Setup of wip/maple:
// uart_top
module uart_top #(
    parameter   OPERAND_WIDTH = 512,
    parameter   ADDER_WIDTH   = 128,
    parameter   NBYTES        = OPERAND_WIDTH / 8,  
    parameter   CLK_FREQ      = 125_000_000,
    parameter   BAUD_RATE     = 7_812_500    
  )  
  (
    input   wire   iClk, iRst,
    input   wire   iRx,
    output  wire   oTx
  );
Size in the first run: ~13000 cells after synthesis, about 3200 flip-flops, ~0.12 mm² of cells after synthesis.
Settings: LEC_CHECK=0, CAP_MARGIN=40, CORE_MARGIN=2, CORE_UTILIZATION=72, CTS_CLUSTER_DIAMETER=395, CTS_CLUSTER_SIZE=14, PLACE_DENSITY_LB_ADDON=0.24, SETUP_SLACK_MARGIN=0.91, SLEW_MARGIN=20; clock period 3.08 ns.
run.sh (not shown) runs the stock make flow with config.mk's settings and CLKGATE_MAP_FILE=.
The layout from wip/maple, despite a flow that completed every stage, fails the layout checks, with the failing checks listed as negative setup slack.
Relative to wip/maple, the following input files were edited for wip/umber:
- clearing CTS_CLUSTER_SIZE, which used to be 14
- swapping 40 for 15 in CAP_MARGIN
- clearing PLACE_DENSITY_LB_ADDON, which used to be 0.24
- swapping 0.91 for 0.78 in SETUP_SLACK_MARGIN
- swapping 395 for 29 in CTS_CLUSTER_DIAMETER
- swapping 3.08 for 3.0 in the clock period (ns, I/O delays scaled along)
From the logs: wip/umber reached the end of the flow and failed the layout checks with max-capacitance violations, max-slew violations, negative setup slack. The higher total power of wip/maple and wip/umber is in wip/umber. Final design area excluding fillers: wip/maple and wip/umber compared, higher one is wip/umber. Number of vias per cell on wip/umber is up relative to wip/maple. Of the two values seen for termination of the worst setup path, MP_ADDER_INST.regResult[463] was produced by wip/maple and MP_ADDER_INST.regResult[508] by wip/umber. Relative to wip/maple, worst vdd rail ir drop has gone up in wip/umber. Cmp wip/maple and wip/umber / clock buffer instance count of the final layout / lower: wip/maple.
--- input diff wip/umber..wip/garnet ---
- swapping 0.78 for -0.27 in SETUP_SLACK_MARGIN
- swapping 29 for 397 in CTS_CLUSTER_DIAMETER
[summary]
Status for wip/umber and wip/garnet: no clean run. Sequential power delta (wip/garnet -> wip/umber): insignificant. Looking at wip/umber and wip/garnet, the area of all sequential standard cells is a wash. Measured against wip/garnet, the combinational power of wip/umber comes out at 1.17 times the reference value. Between wip/umber and wip/garnet, the flow reports final cell count decreasing by a few percent. Compared wip/garnet vs wip/umber, and first-iteration DRC count is down in wip/garnet. Comparing wip/garnet against wip/umber, there is no change at all in die area. Compared wip/umber against wip/garnet; post-route clock period utilization within noise. Diff wip/umber..wip/garnet | fmax | negligible. Comparing wip/umber against wip/garnet, there is no change at all in floorplan die width. Relative to wip/umber, worst hold slack across all endpoints increased by 0.041 ns in wip/garnet.
> inputs changed (wip/garnet -> wip/indigo)
- setting TNS_END_PERCENT to 5 for the first time
- removing SETUP_SLACK_MARGIN (formerly -0.27)
- changing CAP_MARGIN from 15 to 20
- changing CTS_CLUSTER_DIAMETER from 397 to 117
- changing the clock period (ns, I/O delays scaled along) from 3.0 to 2.33
## What came out
- Nothing crashed in wip/indigo and all stages finished; the problem is that the final layout failed, the offending checks being negative setup slack.
- Layout net count (lower): wip/garnet
- When wip/indigo is measured against wip/garnet, its total power turns out 31% higher.
- wip/indigo gives less final critical-path required period than wip/garnet did.

========
Starting RTL as in the previous note.
Settings: LEC_CHECK=0, CAP_MARGIN=0, CORE_ASPECT_RATIO=0.72, CORE_MARGIN=2, CORE_UTILIZATION=72, CTS_CLUSTER_DIAMETER=397, CTS_CLUSTER_SIZE=11, HOLD_SLACK_MARGIN=0.3, PLACE_DENSITY=0.41, SLEW_MARGIN=20, TNS_END_PERCENT=5; clock period 2.33 ns.
The baseline finished but failed the layout checks on negative setup slack.
Next try:
CAP_MARGIN = 20   (was 0)
CORE_ASPECT_RATIO = not set   (was 0.72)
CTS_CLUSTER_DIAMETER = not set   (was 397)
CTS_CLUSTER_SIZE = not set   (was 11)
HOLD_SLACK_MARGIN = not set   (was 0.3)
PLACE_DENSITY = not set   (was 0.41)
SETUP_SLACK_MARGIN = -0.27   (was not set)
TNS_END_PERCENT = not set   (was 5)
clock period = 3.0 ns   (was 2.33 ns; I/O delays follow)
The changed run completed, yet does not pass: negative setup slack.
Via count fell by 2.6%.
Register-to-register slack gets better by 0.63 ns.
Worst setup slack gets better by 0.63 ns.
Die size stays flat.
Sequential power fell by 22%.
Power fell by 20%.
Design area fell by 1.7%.
Routed wire length fell by 4.7%.
Core utilization fell by 1.7 points.
Combinational power fell by 31%.
Next try:
CORE_UTILIZATION = 58   (was 72)
SETUP_SLACK_MARGIN = not set   (was -0.27)
clock period = 6.94 ns   (was 3.0 ns; I/O delays follow)
This time the run finished with timing, DRC and antenna clean; setup slack gets better by 3.0 ns; non-clock buffer count decreases by 516; total power fell by 56%; worst hold slack improves by 0.18 ns.

========
uart_top again, from the RTL that the note above started with.
clock: 6.69 ns
lec_check: 0
abc_area: 0
cap_margin: 20
cell_pad_in_sites_detail_placement: 0
cell_pad_in_sites_global_placement: 2
core_margin: 9
core_utilization: 29
gpl_routability_driven: 0
gpl_timing_driven: 0
min_routing_layer: met1
place_density_lb_addon: 0.1
slew_margin: 5
The first run completed with no timing, DRC or antenna violations.
==> next run, changes <==
ABC_AREA = unset   (was 0)
CELL_PAD_IN_SITES_DETAIL_PLACEMENT = unset   (was 0)
CELL_PAD_IN_SITES_GLOBAL_PLACEMENT = unset   (was 2)
CORE_MARGIN = 2   (was 9)
CORE_UTILIZATION = 66   (was 29)
GPL_ROUTABILITY_DRIVEN = unset   (was 0)
GPL_TIMING_DRIVEN = unset   (was 0)
MIN_ROUTING_LAYER = unset   (was met1)
PLACE_DENSITY_LB_ADDON = unset   (was 0.1)
SLEW_MARGIN = 20   (was 5)
clock period = 6.94 ns   (was 6.69 ns; I/O delays follow)
Clock-buffer cell count went down by 69.
Utilization grows by 38 points.
Power went down by 12%.
Global-route usage rose by 14 points.
Worst hold slack improved by 0.015 ns.
Wire length falls by 28%.
Via count decreases by 2.8%.
==> next run, changes <==
CORE_UTILIZATION = 72   (was 66)
CTS_CLUSTER_DIAMETER = 117   (was unset)
clock period = 3.53 ns   (was 6.94 ns; I/O delays follow)
The changed run reached the layout checks and failed them: setup timing.
Utilization climbs by 8.8 points.
Final cell count climbs by 1.7%.
Worst hold slack degrades by 0.017 ns.
Routed wire length climbs by 9.2%.
Register-to-register slack degrades by 2.7 ns.
Design area climbs by 3.2%.
Area after synthesis stays the same.
Setup slack degrades by 2.7 ns.
Power climbs by 97%.
==> next run, changes <==
CORE_UTILIZATION = 40   (was 72)
CTS_CLUSTER_DIAMETER = unset   (was 117)
clock period = 4.2 ns   (was 3.53 ns; I/O delays follow)
- The new run ran to the end with no violations
- non-clock buffer count falls by 301
- area after synthesis stays the same
- global-route usage falls by 19 points
- cell area barely changes
- total power falls by 15%
- maximum frequency falls by 8.7%
==> next run, changes <==
CORE_UTILIZATION = 72   (was 40)
clock period = 4.06 ns   (was 4.2 ns; I/O delays follow)
Result: The new run completed with no timing, DRC or antenna violations; clock power barely changes; power rose by about 1.4%; clock-buffer cell count fell by 6; global-route usage rose by 20 points; maximum frequency stays flat.

========
onyx:
uart_top again, from the RTL that the note above started with.
==> flow/design.v (excerpt) <==
module uart_top #(
    parameter   OPERAND_WIDTH = 512,
    parameter   ADDER_WIDTH   = 128,
    parameter   NBYTES        = OPERAND_WIDTH / 8,  
    parameter   CLK_FREQ      = 125_000_000,
    parameter   BAUD_RATE     = 7_812_500    
  )  
  (
    input   wire   iClk, iRst,
    input   wire   iRx,
    output  wire   oTx
  );
clock: 3.31 ns
lec_check: 0
cap_margin: 20
core_margin: 2
core_utilization: 72
cts_cluster_diameter: 29
cts_cluster_size: 46
place_density_lb_addon: 0.25
setup_slack_margin: 0.78
slew_margin: 20
Complete run, failing final checks: onyx, reason negative setup slack.
Input-level comparison between ember and onyx:
diff --git a/flow/config.mk b/flow/config.mk
--- a/flow/config.mk
+++ b/flow/config.mk
@@ -11,3 +10,0 @@
-export CTS_CLUSTER_DIAMETER = 29
-export CTS_CLUSTER_SIZE = 46
-export PLACE_DENSITY_LB_ADDON = 0.25
==> comparison <==
Note that the average routed wire per standard cell recorded for ember amounts to 0.843 times the value seen in onyx. The slowest cell on the critical path comes out fa_2 in one run and nor4_1 in the other, namely in ember and onyx respectively. onyx → ember: cell count now smaller, routing usage on met3 now smaller, combinational cell power now smaller, post-route worst setup slack now larger, delay of the slowest cell on the worst path now smaller. Against onyx as the reference, ember delivers a higher part of the total power dissipated in combinational logic. Data required time at the worst endpoint is lower on ember. ember and onyx: no clean run. In ember the implementation completed, yet the final layout does not meet the checks, the culprit being negative setup slack.
Here is what was changed in the inputs of raven compared with ember.
diff --git a/flow/config.mk b/flow/config.mk
--- a/flow/config.mk
+++ b/flow/config.mk
@@ -11 +11,2 @@
-export SETUP_SLACK_MARGIN = 0.78
+export CTS_CLUSTER_DIAMETER = 397
+export CTS_CLUSTER_SIZE = 10
@@ -12,0 +14 @@
+export TNS_END_PERCENT = 5
==> flow/constraint.sdc <==
create_clock -name core_clock -period 2.33 [get_ports {iClk}]
set_input_delay 0.4660 -clock core_clock [delete_from_list [all_inputs] [get_ports {iClk}]]
set_output_delay 0.4660 -clock core_clock [all_outputs]
set_load 0.01 [all_outputs]
[summary]
To summarise raven: no stage aborted, but the layout did not pass its checks, failing on negative setup slack. Of raven and ember, it is raven that has the higher share of the clock period used by the worst path. Net load switching power: raven > ember. Final-layout fill cell count, raven vs ember: down by a few percent. Comparing ember with raven, the sum of routed wire length over all layers came out essentially unchanged. From ember to raven the numbers moved as follows: fraction of area in registers went down 0.40 points; clock share of power decreased by 1.7 points relative to the old numbers; worst setup slack went down by 960 ps; first-iteration DRC count went down about 1%. Between ember and raven, the final cell count is higher for raven.
diff inputs: raven => yarrow
diff --git a/flow/config.mk b/flow/config.mk
--- a/flow/config.mk
+++ b/flow/config.mk
@@ -10,3 +10 @@
-export CORE_UTILIZATION = 72
-export CTS_CLUSTER_DIAMETER = 397
-export CTS_CLUSTER_SIZE = 10
+export CORE_UTILIZATION = 40
@@ -14 +11,0 @@
-export TNS_END_PERCENT = 5
==> flow/constraint.sdc <==
create_clock -name core_clock -period 8.0 [get_ports {iClk}]
set_input_delay 1.6000 -clock core_clock [delete_from_list [all_inputs] [get_ports {iClk}]]
set_output_delay 1.6000 -clock core_clock [all_outputs]
set_load 0.01 [all_outputs]
## What came out
yarrow: all stages complete, timing, DRC and antenna checks passed
Count of inserted tapcells, yarrow and raven: smaller value in raven
In the reports for yarrow and raven, the larger worst-case setup margin in the final layout belongs to yarrow.
yarrow ended up with a lower global routing usage on met2 than raven did.
The count of vias placed by the detailed router of yarrow was superior to that of raven.
On initial antenna violation count: yarrow sits below raven.
Taking raven as the reference, in yarrow switching component of the power now sits lower; worst hold slack now sits higher; non-clock buffer count now sits lower.
Changes in amber relative to yarrow:
diff --git a/flow/config.mk b/flow/config.mk
--- a/flow/config.mk
+++ b/flow/config.mk
@@ -10 +10 @@
-export CORE_UTILIZATION = 40
+export CORE_UTILIZATION = 46
==> flow/constraint.sdc <==
create_clock -name core_clock -period 4.2 [get_ports {iClk}]
set_input_delay 0.8400 -clock core_clock [delete_from_list [all_inputs] [get_ports {iClk}]]
set_output_delay 0.8400 -clock core_clock [all_outputs]
set_load 0.01 [all_outputs]
Notes after the runs:
Vias: amber more than yarrow
Taking yarrow as the reference, in amber design area grew by about 0.4%; utilization of the core after routing has increased; worst hold margin down 18 ps.
Run comparison: yarrow beginning of the critical path MP_ADDER_INST.regB_Q[66]; amber beginning of the critical path MP_ADDER_INST.regB_Q[60]
## Diff of input files: xenon against amber
diff --git a/flow/config.mk b/flow/config.mk
--- a/flow/config.mk
+++ b/flow/config.mk
@@ -10 +10,2 @@
-export CORE_UTILIZATION = 46
+export CORE_UTILIZATION = 44
+export SETUP_SLACK_MARGIN = -0.03
==> flow/constraint.sdc <==
create_clock -name core_clock -period 3.51 [get_ports {iClk}]
set_input_delay 0.7020 -clock core_clock [delete_from_list [all_inputs] [get_ports {iClk}]]
set_output_delay 0.7020 -clock core_clock [all_outputs]
set_load 0.01 [all_outputs]
--- outcome ---
No crash in xenon: every stage finished, but the layout fails its final checks due to negative setup slack. In xenon, post-CTS setup repair buffer count is higher than in amber. xenon improves on amber in maximum frequency. Per the comparison of xenon with amber, standard cell core area higher; total track usage lower; post-route standard cell area excluding fillers higher; net switching share of the total power higher. Cell count: xenon higher than amber. Count of clock-net buffers in the final layout: xenon vs amber down 3.3%. Y dimension of the die is lower on amber. Per the comparison of xenon with amber, via-per-instance ratio now sits lower; cell-internal power now sits higher.

========
Setup of run 1:
uart_top again, from the RTL that the note above started with.
==> flow/design.v (excerpt) <==
module uart_top #(
    parameter   OPERAND_WIDTH = 512,
    parameter   ADDER_WIDTH   = 128,
    parameter   NBYTES        = OPERAND_WIDTH / 8,  
    parameter   CLK_FREQ      = 125_000_000,
    parameter   BAUD_RATE     = 7_812_500    
  )  
  (
    input   wire   iClk, iRst,
    input   wire   iRx,
    output  wire   oTx
  );
clock: 2.85 ns
lec_check: 0
abc_area: 0
cap_margin: 20
cell_pad_in_sites_detail_placement: 0
core_aspect_ratio: 1.47
core_margin: 2
core_utilization: 72
cts_cluster_size: 15
hold_slack_margin: 0.18
max_routing_layer: met4
min_routing_layer: met1
place_density_lb_addon: 0.11
setup_slack_margin: -0.28
slew_margin: 20
tns_end_percent: 50
Run 1 -> stages 100% | layout checks FAIL | setup timing
The following lists how run 2 was set up differently from run 1:
-- flow/config.mk --
<<< run 1, line 12
export CORE_MARGIN = 2
export CORE_UTILIZATION = 72
export CTS_CLUSTER_SIZE = 15
export HOLD_SLACK_MARGIN = 0.18
export MAX_ROUTING_LAYER = met4
export MIN_ROUTING_LAYER = met1
export PLACE_DENSITY_LB_ADDON = 0.11
export SETUP_SLACK_MARGIN = -0.28
export SLEW_MARGIN = 20
export TNS_END_PERCENT = 50
>>> run 2, line 12
export CORE_MARGIN = 2
export CORE_UTILIZATION = 72
export HOLD_SLACK_MARGIN = 0.18
export MAX_ROUTING_LAYER = met4
export MIN_ROUTING_LAYER = met1
export PLACE_DENSITY_LB_ADDON = 0.11
export SETUP_SLACK_MARGIN = 0.37
export SLEW_MARGIN = 20
export TNS_END_PERCENT = 50
==> flow/constraint.sdc <==
create_clock -name core_clock -period 3.43 [get_ports {iClk}]
set_input_delay 0.6860 -clock core_clock [delete_from_list [all_inputs] [get_ports {iClk}]]
set_output_delay 0.6860 -clock core_clock [all_outputs]
set_load 0.01 [all_outputs]
Notes after the runs:
Every stage of run 2 finished as expected; the final checks, on the other hand, flagged setup timing, which means the layout fails.
Run 2 against run 1; internal power consumption is down by more than 10%.
Post-layout total power of run 2 falls short of that of run 1 by more than 10%.
On final cycle utilization of the critical path, the higher figure sits with run 1, not run 2.
Fmax in run 2 vs run 1: down 4.3 MHz
Run 2 vs run 1, fill cell instance count of the final layout went up by about 2.4%.
Wire length: run 2 and run 1 compared, lower one is run 2
Compared with run 1, run 2 shows met2 routed wirelength that has gone down slightly.
In the reports for run 2 and run 1, the larger final critical-path required period belongs to run 2.
Diff run 1 -> run 2: total vias in the final route decreased by about 1% relative to the old numbers, relative area change from synthesis to final layout decreased by 0.75 points relative to the old numbers.
From run 1 to run 2, depth of the worst register-to-register path did not move at all.
diff inputs: run 2 => run 3
==> flow/config.mk <==
export PLATFORM = sky130hd
export DESIGN_NAME = uart_top
export DESIGN_NICKNAME = uart_top
export VERILOG_FILES = /design/flow/design.v
export SDC_FILE = /design/flow/constraint.sdc
export NUM_CORES = 4
export LEC_CHECK = 0
export CAP_MARGIN = 20
export CORE_MARGIN = 2
export CORE_UTILIZATION = 26
export SLEW_MARGIN = 20
==> flow/constraint.sdc <==
create_clock -name core_clock -period 8.14 [get_ports {iClk}]
set_input_delay 1.6280 -clock core_clock [delete_from_list [all_inputs] [get_ports {iClk}]]
set_output_delay 1.6280 -clock core_clock [all_outputs]
set_load 0.01 [all_outputs]
==> comparison <==
- Run 3 finished every step from synthesis to the final layout, and the layout passed the timing, DRC and antenna checks.
- Run 3 against run 2: clock share of power rose 2.3 points; routed via count fell 6,135.
- Sort run 2 and run 3 by proportion of final cell area spent on non-clock buffers asc -> top: run 3
- Side by side, total length of routed wires turned out lower in run 3 than in run 2.
### run 3 -> run 4
-- flow/config.mk --
<<< run 3, line 8
export CAP_MARGIN = 20
export CORE_MARGIN = 2
export CORE_UTILIZATION = 26
export SLEW_MARGIN = 20
>>> run 4, line 8
export CAP_MARGIN = 20
export CORE_MARGIN = 2
export CORE_UTILIZATION = 62
export PLACE_DENSITY = 0.35
export SETUP_SLACK_MARGIN = 0.63
export SLEW_MARGIN = 20
==> flow/constraint.sdc <==
create_clock -name core_clock -period 6.7 [get_ports {iClk}]
set_input_delay 1.3400 -clock core_clock [delete_from_list [all_inputs] [get_ports {iClk}]]
set_output_delay 1.3400 -clock core_clock [all_outputs]
set_load 0.01 [all_outputs]
Diff run 3 -> run 4: period utilization saw an increase; depth of the most critical reg-to-reg path saw a decrease; total met3 wirelength after detailed routing saw an increase.
#### Input delta (run 5 over run 4)
-- flow/config.mk --
<<< run 4, line 8
export CAP_MARGIN = 20
export CORE_MARGIN = 2
export CORE_UTILIZATION = 62
export PLACE_DENSITY = 0.35
export SETUP_SLACK_MARGIN = 0.63
export SLEW_MARGIN = 20
>>> run 5, line 8
export CAP_MARGIN = 20
export CORE_MARGIN = 2
export CORE_UTILIZATION = 68
export SETUP_SLACK_MARGIN = 1.14
export SLEW_MARGIN = 20
==> flow/constraint.sdc <==
create_clock -name core_clock -period 4.02 [get_ports {iClk}]
set_input_delay 0.8040 -clock core_clock [delete_from_list [all_inputs] [get_ports {iClk}]]
set_output_delay 0.8040 -clock core_clock [all_outputs]
set_load 0.01 [all_outputs]
--- outcome ---
In the reports for run 5 and run 4, the smaller first-pass GRT wire length belongs to run 4. [compare] base=run 4 new=run 5: setup slack dropped 2.01 ns; combinational share of cell area climbed 0.16 points; worst hold slack climbed 0.0036 ns; final area climbed about 3.3%. Lower clock tree buffer count of the final layout among run 5 and run 4: run 5. A critical path's slowest cell of sky130_fd_sc_hd__or4_4 is what run 5 shows, while sky130_fd_sc_hd__a311oi_2 belongs to run 4.
Power is estimated from default activity; no workload was simulated.
